==> v2: inputs <==
Design DMAC, start of the top module:
module DMAC #(
    parameter AXI_ID_WD   = 2,
    parameter AXI_DATA_WD = 32,
    parameter AXI_ADDR_WD = 32,
    parameter AXI_STRB_WD = 4
)(
    input                      AXI_ACLK,
    input                      AXI_ARESETN,    
    input                      cmd_valid,
    input  [AXI_ADDR_WD-1 : 0] cmd_addr,
    input  [AXI_ID_WD-1   : 0] cmd_id,
    input  [1 : 0]             cmd_burst,
    input  [2 : 0]             cmd_size,
    input  [AXI_ADDR_WD-1 : 0] cmd_len,
    output                     cmd_ready,
    output                     cmd_abort,
    output [AXI_ADDR_WD-1 : 0] AXI_AWADDR,
    output [AXI_ID_WD-1   : 0] AXI_AWID,
    output [1 : 0]             AXI_AWBURST,
    output [2 : 0]             AXI_AWSIZE,
    output [7 : 0]             AXI_AWLEN,
    output                     AXI_AWVALID,
    input                      AXI_AWREADY,
    output [AXI_DATA_WD-1 : 0] AXI_WDATA,
    output [AXI_STRB_WD-1 : 0] AXI_WSTRB,
    output                     AXI_WLAST,
    output                     AXI_WVALID,
    input                      AXI_WREADY,
    input  [AXI_ID_WD-1   : 0] AXI_BID,
    input  [1 : 0]             AXI_BRESP,
    input                      AXI_BVALID,
    output                     AXI_BREADY,
    output [AXI_ADDR_WD-1 : 0] AXI_ARADDR,
    output [AXI_ID_WD-1   : 0] AXI_ARID,
    output [1 : 0]             AXI_ARBURST,
    output [2 : 0]             AXI_ARSIZE,
    output [7 : 0]             AXI_ARLEN,
    output                     AXI_ARVALID,
    input                      AXI_ARREADY,
    input  [AXI_DATA_WD-1 : 0] AXI_RDATA,
    input                      AXI_RLAST,
    input  [AXI_ID_WD-1   : 0] AXI_RID,
    input  [1 : 0]             AXI_RRESP,
    input                      AXI_RVALID,
    output                     AXI_RREADY
);
make LEC_CHECK=0 CAP_MARGIN=40 CORE_MARGIN=2 CORE_UTILIZATION=72 CTS_CLUSTER_SIZE=26 PLACE_DENSITY_LB_ADDON=0.0 SETUP_SLACK_MARGIN=1.37 SLEW_MARGIN=5 TNS_END_PERCENT=40 finish   # period 5.6 ns
run.sh (not shown) runs the stock make flow with config.mk's settings and CLKGATE_MAP_FILE=.
==> v17: changes against v2 <==
Settings changed: ABC_AREA set to 1, CAP_MARGIN 40 to 0, CELL_PAD_IN_SITES_GLOBAL_PLACEMENT set to 1, CTS_CLUSTER_DIAMETER set to 360, CTS_CLUSTER_SIZE 26 to 77, MAX_ROUTING_LAYER set to met5, MIN_ROUTING_LAYER set to met1, SETUP_SLACK_MARGIN 1.37 to 0.46, SLEW_MARGIN 5 to 20, TNS_END_PERCENT 40 to 80.
==> flow/constraint.sdc (replaced) <==
create_clock -name core_clock -period 1.64 [get_ports {AXI_ACLK}]
set_input_delay 0.3280 -clock core_clock [delete_from_list [all_inputs] [get_ports {AXI_ACLK}]]
set_output_delay 0.3280 -clock core_clock [all_outputs]
set_load 0.01 [all_outputs]
==> v6: changes against v2 <==
Settings changed: ABC_AREA set to 1, CAP_MARGIN 40 to 20, CELL_PAD_IN_SITES_DETAIL_PLACEMENT set to 0, CELL_PAD_IN_SITES_GLOBAL_PLACEMENT set to 1, CORE_UTILIZATION 72 to 32, CTS_CLUSTER_SIZE 26 to not set, HOLD_SLACK_MARGIN set to 0.06, MIN_ROUTING_LAYER set to met2, PLACE_DENSITY_LB_ADDON 0.0 to not set, SETUP_SLACK_MARGIN 1.37 to not set, TNS_END_PERCENT 40 to not set.
==> flow/constraint.sdc (replaced) <==
create_clock -name core_clock -period 6.5 [get_ports {AXI_ACLK}]
set_input_delay 1.3000 -clock core_clock [delete_from_list [all_inputs] [get_ports {AXI_ACLK}]]
set_output_delay 1.3000 -clock core_clock [all_outputs]
set_load 0.01 [all_outputs]
==> comparison table <==
RSZ-0062 raised after global routing: v6 false; v17 -; v2 true
Slew headroom: v6 22.5%; v17 -; v2 33.2%
Synth-to-layout area growth: v6 21.7%; v17 -; v2 20.7%
Estimated wirelength of the detail-placed design: v6 54.6 mm; v17 -; v2 34.9 mm
Area of the core: v6 62,900 um2; v17 27,700 um2; v2 25,000 um2
Xor and xnor area share after synthesis: v6 3.03%; v17 3.03%; v2 8.05%
Via count of the first global-routing pass: v6 28.4k; v17 -; v2 15.0k
AO/OA Area Share: v6 13.2%; v17 13.2%; v2 12.1%
Reported net switching power: v6 2930 uW; v17 -; v2 2560 uW
Crit path buffers/inverters: v6 0; v17 -; v2 1
Number of buffers between clock root and the deepest sink: v6 3; v17 -; v2 3
Data arrival at the endpoint of the critical path: v6 4.28 ns; v17 -; v2 4.59 ns
Result of the run: v6 finished clean; v17 did not finish; v2 finished clean
Failing step: v6 -; v17 global placement without I/O (3_1_place_gp_skip_io); v2 -
Die Size: v6 65,300 um2; v17 29,500 um2; v2 26,500 um2
Cell count after placement: v6 3,729; v17 -; v2 2,352
Highest-utilization routing layer at the global route stage: v6 met3; v17 -; v2 met2
Total of cells resized after clock tree synthesis: v6 0; v17 -; v2 0


==> inputs of trial 23 <==
Starting RTL as in the previous note.
clock: 1.64 ns
lec_check: 0
abc_area: 1
cap_margin: 0
cell_pad_in_sites_global_placement: 1
core_margin: 2
core_utilization: 72
cts_cluster_diameter: 368
cts_cluster_size: 77
max_routing_layer: met5
min_routing_layer: met1
place_density_lb_addon: 0.0
setup_slack_margin: 0.19
slew_margin: 20
tns_end_percent: 80
==> inputs of trial 24, as changes to trial 23 <==
Settings changed: ABC_AREA 1 to 0, CELL_PAD_IN_SITES_GLOBAL_PLACEMENT 1 to unset, CTS_CLUSTER_DIAMETER 368 to 43, CTS_CLUSTER_SIZE 77 to 58, PLACE_DENSITY_LB_ADDON 0.0 to 0.25, SETUP_SLACK_MARGIN 0.19 to 0.51.
==> flow/constraint.sdc (replaced) <==
create_clock -name core_clock -period 3.34 [get_ports {AXI_ACLK}]
set_input_delay 0.6680 -clock core_clock [delete_from_list [all_inputs] [get_ports {AXI_ACLK}]]
set_output_delay 0.6680 -clock core_clock [all_outputs]
set_load 0.01 [all_outputs]
==> notes <==
Synthesized cell count: trial 24 is smaller than trial 23 (about 30%). Trial 24 ended with an error in global routing. Trial 23 died in global placement without I/O with FLW-0024. Between trial 23 and trial 24, the lower synthesized area is in trial 24 (gap about 11%, measured against trial 24). In trial 23 the die area is larger than in trial 24, by 11%.


==> inputs of run a <==
DMAC again, from the RTL that the note above started with.
Design DMAC, start of the top module:
module DMAC #(
    parameter AXI_ID_WD   = 2,
    parameter AXI_DATA_WD = 32,
    parameter AXI_ADDR_WD = 32,
    parameter AXI_STRB_WD = 4
)(
    input                      AXI_ACLK,
    input                      AXI_ARESETN,    
    input                      cmd_valid,
    input  [AXI_ADDR_WD-1 : 0] cmd_addr,
    input  [AXI_ID_WD-1   : 0] cmd_id,
    input  [1 : 0]             cmd_burst,
    input  [2 : 0]             cmd_size,
    input  [AXI_ADDR_WD-1 : 0] cmd_len,
    output                     cmd_ready,
    output                     cmd_abort,
    output [AXI_ADDR_WD-1 : 0] AXI_AWADDR,
    output [AXI_ID_WD-1   : 0] AXI_AWID,
    output [1 : 0]             AXI_AWBURST,
    output [2 : 0]             AXI_AWSIZE,
    output [7 : 0]             AXI_AWLEN,
    output                     AXI_AWVALID,
    input                      AXI_AWREADY,
    output [AXI_DATA_WD-1 : 0] AXI_WDATA,
    output [AXI_STRB_WD-1 : 0] AXI_WSTRB,
    output                     AXI_WLAST,
    output                     AXI_WVALID,
    input                      AXI_WREADY,
    input  [AXI_ID_WD-1   : 0] AXI_BID,
    input  [1 : 0]             AXI_BRESP,
    input                      AXI_BVALID,
    output                     AXI_BREADY,
    output [AXI_ADDR_WD-1 : 0] AXI_ARADDR,
    output [AXI_ID_WD-1   : 0] AXI_ARID,
    output [1 : 0]             AXI_ARBURST,
    output [2 : 0]             AXI_ARSIZE,
    output [7 : 0]             AXI_ARLEN,
    output                     AXI_ARVALID,
    input                      AXI_ARREADY,
    input  [AXI_DATA_WD-1 : 0] AXI_RDATA,
    input                      AXI_RLAST,
    input  [AXI_ID_WD-1   : 0] AXI_RID,
    input  [1 : 0]             AXI_RRESP,
    input                      AXI_RVALID,
    output                     AXI_RREADY
);
clock: 3.63 ns
lec_check: 0
abc_area: 1
cap_margin: 0
core_margin: 2
core_utilization: 70
cts_cluster_diameter: 30
cts_cluster_size: 58
hold_slack_margin: 0.3
max_routing_layer: met5
min_routing_layer: met1
place_density_lb_addon: 0.28
slew_margin: 20
tns_end_percent: 80
==> inputs of run b, as changes to run a <==
ABC_AREA = unset   (was 1)
CAP_MARGIN = 20   (was 0)
CELL_PAD_IN_SITES_GLOBAL_PLACEMENT = 2   (was unset)
CORE_UTILIZATION = 40   (was 70)
CTS_CLUSTER_DIAMETER = unset   (was 30)
CTS_CLUSTER_SIZE = unset   (was 58)
HOLD_SLACK_MARGIN = unset   (was 0.3)
MAX_ROUTING_LAYER = unset   (was met5)
MIN_ROUTING_LAYER = unset   (was met1)
PLACE_DENSITY_LB_ADDON = unset   (was 0.28)
TNS_END_PERCENT = unset   (was 80)
==> flow/constraint.sdc (replaced) <==
create_clock -name core_clock -period 6.64 [get_ports {AXI_ACLK}]
set_input_delay 1.3280 -clock core_clock [delete_from_list [all_inputs] [get_ports {AXI_ACLK}]]
set_output_delay 1.3280 -clock core_clock [all_outputs]
set_load 0.01 [all_outputs]
==> qor summary <==
| item | run a | run b |
|---|---|---|
| Reported leakage power | 10.9 nW | 8.33 nW |
| Late-Pin Clk Latency | 0.59 ns | 0.56 ns |
| Combinational gates | 1958 | 1388 |
| Hold-critical path endpoint | axi_master_write.axi_awburst[1]$_DFFE_PN_ | axi_master_write.axi_awid[0]$_DFFE_PN_ |
| Net count, final | 3155 | 2252 |
| Power of the sequential group | 0.00525 W | 0.00283 W |
| Global placement routability congestion | 0.996 | 0.829 |
| Fraction of synthesized cell area in xor and xnor cells | 3.03% | 8.05% |
| Power dissipated by switching net loads | 0.00556 W | 0.00216 W |
| Count of cells along the worst register-to-register path | 20 | 14 |
| Maximum number of pins on one net before global-route repair | 90 | 73 |
| Total via count in the routed design | 21800 | 14300 |
| Share of total power in the clock network | 40.1% | 33.6% |
| Power Dens Cells | 628 nW/µm² | 309 nW/µm² |
| Utilization after layout | 87.6% | 49.5% |
| Combinational logic power | 0.00417 W | 0.00175 W |
| Transition time at the pin with the least slew margin | 0.995 ns | 1.05 ns |
| Inverters, non-clock | 353 | 61 |
| WL met1 | 24400 µm | 24100 µm |
| Outcome | finished clean | finished clean |
| Final clock period utilization by the worst path | 92.8% | 70.0% |
| Category of the most critical setup path | flip-flop to flip-flop | input port to flip-flop |
| Type of origin of the critical path | flip-flop | input port |


==> inputs of v10 <==
Starting RTL as in the previous note.
==> flow/config.mk <==
export PLATFORM = sky130hd
export DESIGN_NAME = DMAC
export DESIGN_NICKNAME = DMAC
export VERILOG_FILES = /design/flow/design.v
export SDC_FILE = /design/flow/constraint.sdc
export NUM_CORES = 4
export LEC_CHECK = 0
export ABC_AREA = 0
export CAP_MARGIN = 25
export CELL_PAD_IN_SITES_DETAIL_PLACEMENT = 2
export CELL_PAD_IN_SITES_GLOBAL_PLACEMENT = 2
export CORE_MARGIN = 2
export CORE_UTILIZATION = 43
export GPL_ROUTABILITY_DRIVEN = 0
export GPL_TIMING_DRIVEN = 0
export MIN_ROUTING_LAYER = met1
export SLEW_MARGIN = 20
==> flow/constraint.sdc <==
create_clock -name core_clock -period 6.4 [get_ports {AXI_ACLK}]
set_input_delay 1.2800 -clock core_clock [delete_from_list [all_inputs] [get_ports {AXI_ACLK}]]
set_output_delay 1.2800 -clock core_clock [all_outputs]
set_load 0.01 [all_outputs]
==> inputs of v32, as changes to v10 <==
==> flow/config.mk (replaced) <==
export PLATFORM = sky130hd
export DESIGN_NAME = DMAC
export DESIGN_NICKNAME = DMAC
export VERILOG_FILES = /design/flow/design.v
export SDC_FILE = /design/flow/constraint.sdc
export NUM_CORES = 4
export LEC_CHECK = 0
export CAP_MARGIN = 20
export CORE_MARGIN = 2
export CORE_UTILIZATION = 65
export SLEW_MARGIN = 20
==> flow/constraint.sdc (replaced) <==
create_clock -name core_clock -period 3.47 [get_ports {AXI_ACLK}]
set_input_delay 0.6940 -clock core_clock [delete_from_list [all_inputs] [get_ports {AXI_ACLK}]]
set_output_delay 0.6940 -clock core_clock [all_outputs]
set_load 0.01 [all_outputs]
==> inputs of v18, as changes to v10 <==
==> flow/config.mk (replaced) <==
export PLATFORM = sky130hd
export DESIGN_NAME = DMAC
export DESIGN_NICKNAME = DMAC
export VERILOG_FILES = /design/flow/design.v
export SDC_FILE = /design/flow/constraint.sdc
export NUM_CORES = 4
export LEC_CHECK = 0
export ABC_AREA = 1
export CAP_MARGIN = 20
export CORE_MARGIN = 2
export CORE_UTILIZATION = 72
export CTS_CLUSTER_DIAMETER = 358
export CTS_CLUSTER_SIZE = 95
export PLACE_DENSITY = 0.37
export SLEW_MARGIN = 20
export TNS_END_PERCENT = 15
==> flow/constraint.sdc (replaced) <==
create_clock -name core_clock -period 2.63 [get_ports {AXI_ACLK}]
set_input_delay 0.5260 -clock core_clock [delete_from_list [all_inputs] [get_ports {AXI_ACLK}]]
set_output_delay 0.5260 -clock core_clock [all_outputs]
set_load 0.01 [all_outputs]
==> inputs of v3, as changes to v10 <==
==> flow/config.mk (replaced) <==
export PLATFORM = sky130hd
export DESIGN_NAME = DMAC
export DESIGN_NICKNAME = DMAC
export VERILOG_FILES = /design/flow/design.v
export SDC_FILE = /design/flow/constraint.sdc
export NUM_CORES = 4
export LEC_CHECK = 0
export CAP_MARGIN = 20
export CORE_MARGIN = 2
export CORE_UTILIZATION = 72
export SLEW_MARGIN = 20
==> flow/constraint.sdc (replaced) <==
create_clock -name core_clock -period 4.73 [get_ports {AXI_ACLK}]
set_input_delay 0.9460 -clock core_clock [delete_from_list [all_inputs] [get_ports {AXI_ACLK}]]
set_output_delay 0.9460 -clock core_clock [all_outputs]
set_load 0.01 [all_outputs]
==> qor summary <==
| metric | v3 | v10 | v32 | v18 |
|---|---|---|---|---|
| Flop count | 341 | 341 | 341 | - |
| Net switching share of the total power | 31.7% | 33.4% | 31.2% | - |
| Met2 Wirelength | 24800 um | 34400 um | 23700 um | - |
| Largest stage delay, worst path | 0.73 ns | 0.73 ns | 0.60 ns | - |
| Filler Cell Count | 1277 | 4318 | 1724 | - |
| Total Nets Final | 2250 | 2315 | 2320 | - |
| Area added between synthesis and finish | 20.1% | 23.2% | 24.9% | - |
| Remaining number of nets flagged by the antenna check after routing | 0 | 0 | 0 | - |
| Final-layout non-clock buffer area share | 10.4% | 11.2% | 12.4% | - |
| Worst min-delay path class | flip-flop to flip-flop | flip-flop to flip-flop | flip-flop to flip-flop | - |
| Detailed placer's ending HPWL | 34900 um | 50700 um | 34900 um | 49200 um |
| Clock network power | 2.95 mW | 2.32 mW | 4.09 mW | - |
| Minimum setup slack among reg-to-reg paths | 0.45 ns | 0.72 ns | -0.005 ns | - |
| Clk network pwr share | 31.2% | 31.8% | 31.1% | - |
| Startpoint kind of the worst setup timing path | flip-flop | flip-flop | flip-flop | - |
| Mean instance size in the synthesized netlist | 9.74 um2 | 9.74 um2 | 9.74 um2 | 7.41 um2 |
| Critical path data required time | 5.08 ns | 6.78 ns | 3.75 ns | - |
| Power share of the sequential group | 42.3% | 40.5% | 41.2% | - |
| Critical path depth | 12 | 14 | 10 | - |
| Result of the run | complete, no violations | complete, no violations | finished with violations | stopped before the end |
| Stage where the flow stopped | - | - | - | 5_1_grt |
| Violated checks | - | - | negative setup slack | - |
| Share of final layout cell area taken by clock buffers and inverters | 5.72% | 5.82% | 5.65% | - |
| Setup crit end | axi_master_write.wr_max_burst[2] | axi_master_write.wr_max_burst[3] | axi_master_write.wr_max_burst[8] | - |
| Cells after synthesis | 1865 | 1865 | 1865 | 2731 |


==> job 2980: inputs <==
Starting RTL as in the previous note.
Settings: LEC_CHECK=0, ABC_AREA=0, CAP_MARGIN=5, CELL_PAD_IN_SITES_DETAIL_PLACEMENT=1, CELL_PAD_IN_SITES_GLOBAL_PLACEMENT=1, CORE_MARGIN=10, CORE_UTILIZATION=26, CTS_CLUSTER_DIAMETER=116, CTS_CLUSTER_SIZE=58, GPL_ROUTABILITY_DRIVEN=0, GPL_TIMING_DRIVEN=0, HOLD_SLACK_MARGIN=0.23, MAX_ROUTING_LAYER=met4, MIN_ROUTING_LAYER=met1, PLACE_DENSITY=0.41, SLEW_MARGIN=20, TNS_END_PERCENT=100; clock period 3.66 ns.
==> job 7039: changes against job 2980 <==
ABC_AREA = default   (was 0)
CAP_MARGIN = 20   (was 5)
CELL_PAD_IN_SITES_DETAIL_PLACEMENT = default   (was 1)
CELL_PAD_IN_SITES_GLOBAL_PLACEMENT = default   (was 1)
CORE_MARGIN = 2   (was 10)
CORE_UTILIZATION = 70   (was 26)
CTS_CLUSTER_DIAMETER = default   (was 116)
CTS_CLUSTER_SIZE = 37   (was 58)
GPL_ROUTABILITY_DRIVEN = default   (was 0)
GPL_TIMING_DRIVEN = default   (was 0)
HOLD_SLACK_MARGIN = 0.29   (was 0.23)
MAX_ROUTING_LAYER = default   (was met4)
MIN_ROUTING_LAYER = default   (was met1)
PLACE_DENSITY = default   (was 0.41)
SETUP_SLACK_MARGIN = 0.93   (was default)
TNS_END_PERCENT = default   (was 100)
==> flow/constraint.sdc (replaced) <==
create_clock -name core_clock -period 3.35 [get_ports {AXI_ACLK}]
set_input_delay 0.6700 -clock core_clock [delete_from_list [all_inputs] [get_ports {AXI_ACLK}]]
set_output_delay 0.6700 -clock core_clock [all_outputs]
set_load 0.01 [all_outputs]
==> job 1844: changes against job 2980 <==
ABC_AREA = 1   (was 0)
CAP_MARGIN = 20   (was 5)
CELL_PAD_IN_SITES_DETAIL_PLACEMENT = default   (was 1)
CELL_PAD_IN_SITES_GLOBAL_PLACEMENT = default   (was 1)
CORE_MARGIN = 2   (was 10)
CORE_UTILIZATION = 72   (was 26)
CTS_CLUSTER_DIAMETER = 330   (was 116)
CTS_CLUSTER_SIZE = 93   (was 58)
GPL_ROUTABILITY_DRIVEN = default   (was 0)
GPL_TIMING_DRIVEN = default   (was 0)
HOLD_SLACK_MARGIN = default   (was 0.23)
MAX_ROUTING_LAYER = default   (was met4)
MIN_ROUTING_LAYER = default   (was met1)
PLACE_DENSITY = 0.38   (was 0.41)
TNS_END_PERCENT = default   (was 100)
==> flow/constraint.sdc (replaced) <==
create_clock -name core_clock -period 2.63 [get_ports {AXI_ACLK}]
set_input_delay 0.5260 -clock core_clock [delete_from_list [all_inputs] [get_ports {AXI_ACLK}]]
set_output_delay 0.5260 -clock core_clock [all_outputs]
set_load 0.01 [all_outputs]
==> impl_metrics.ini <==
; yosys + openroad results
[synthesis]
synth.cellmix.xorXnorShare_pct = 8.05
synthTopCellsByCount = 207 x nand2_1, 176 x edfxtp_1, 165 x dfxtp_1, 142 x nor2_1, 102 x o21ai_0
synth.cellmix.simpleShare_pct = 19.6
synthDominantCellAreaShare_pct = 29.1
syn_avg_cell_area_um2 = 9.74
netlist_top_cells_area = edfxtp_1 29%, dfxtp_1 18%, mux2i_1 4.7%
yosys-mux-area-fraction_pct = 5.05

[status]
stop_stage = 5_1_grt
run_status = stopped before the end
error = [ERROR DPL-0038] Utilization greater than 100%, impossible to legalize

[clock_network]
ctsHtreeMaxLevel = 2

[placement]
post-dp-hpwl_um = 36800
the above is filed under job 7039

==> impl_metrics.ini <==
; yosys + openroad results
[clock_network]
ctsHtreeMaxLevel = 1

[status]
error = [ERROR GRT-0232] Routing congestion too high. Check the congestion heatmap in the GUI.
run_status = stopped before the end
stop_stage = 5_1_grt

[synthesis]
synth.cellmix.xorXnorShare_pct = 3.03
synthTopCellsByCount = 637 x nand2_1, 346 x nor2_1, 344 x inv_1, 223 x o21ai_0, 176 x edfxtp_1
yosys-mux-area-fraction_pct = 0.0989
synth.cellmix.simpleShare_pct = 28.5

[placement]
post-dp-hpwl_um = 49100
the above is filed under job 1844

==> impl_metrics.ini <==
; yosys + openroad results
[status]
run_status = no timing/DRC/antenna violations

[synthesis]
syn_avg_cell_area_um2 = 9.74
synthTopCellsByCount = 207 x nand2_1, 176 x edfxtp_1, 165 x dfxtp_1, 142 x nor2_1, 102 x o21ai_0
synth.cellmix.simpleShare_pct = 19.6
netlist_top_cells_area = edfxtp_1 29%, dfxtp_1 18%, mux2i_1 4.7%
synth.cellmix.xorXnorShare_pct = 8.05

[layout]
num-clock-buffers = 19

[placement]
post-dp-hpwl_um = 54600

[grt]
maximum_number_of_pins_on_one_net_before_global_route_repair = 30

[clock_network]
ctsHtreeMaxLevel = 1

[floorplan]
die_width_um = 284
the above is filed under job 2980

Power and IR drop assume default switching activity.
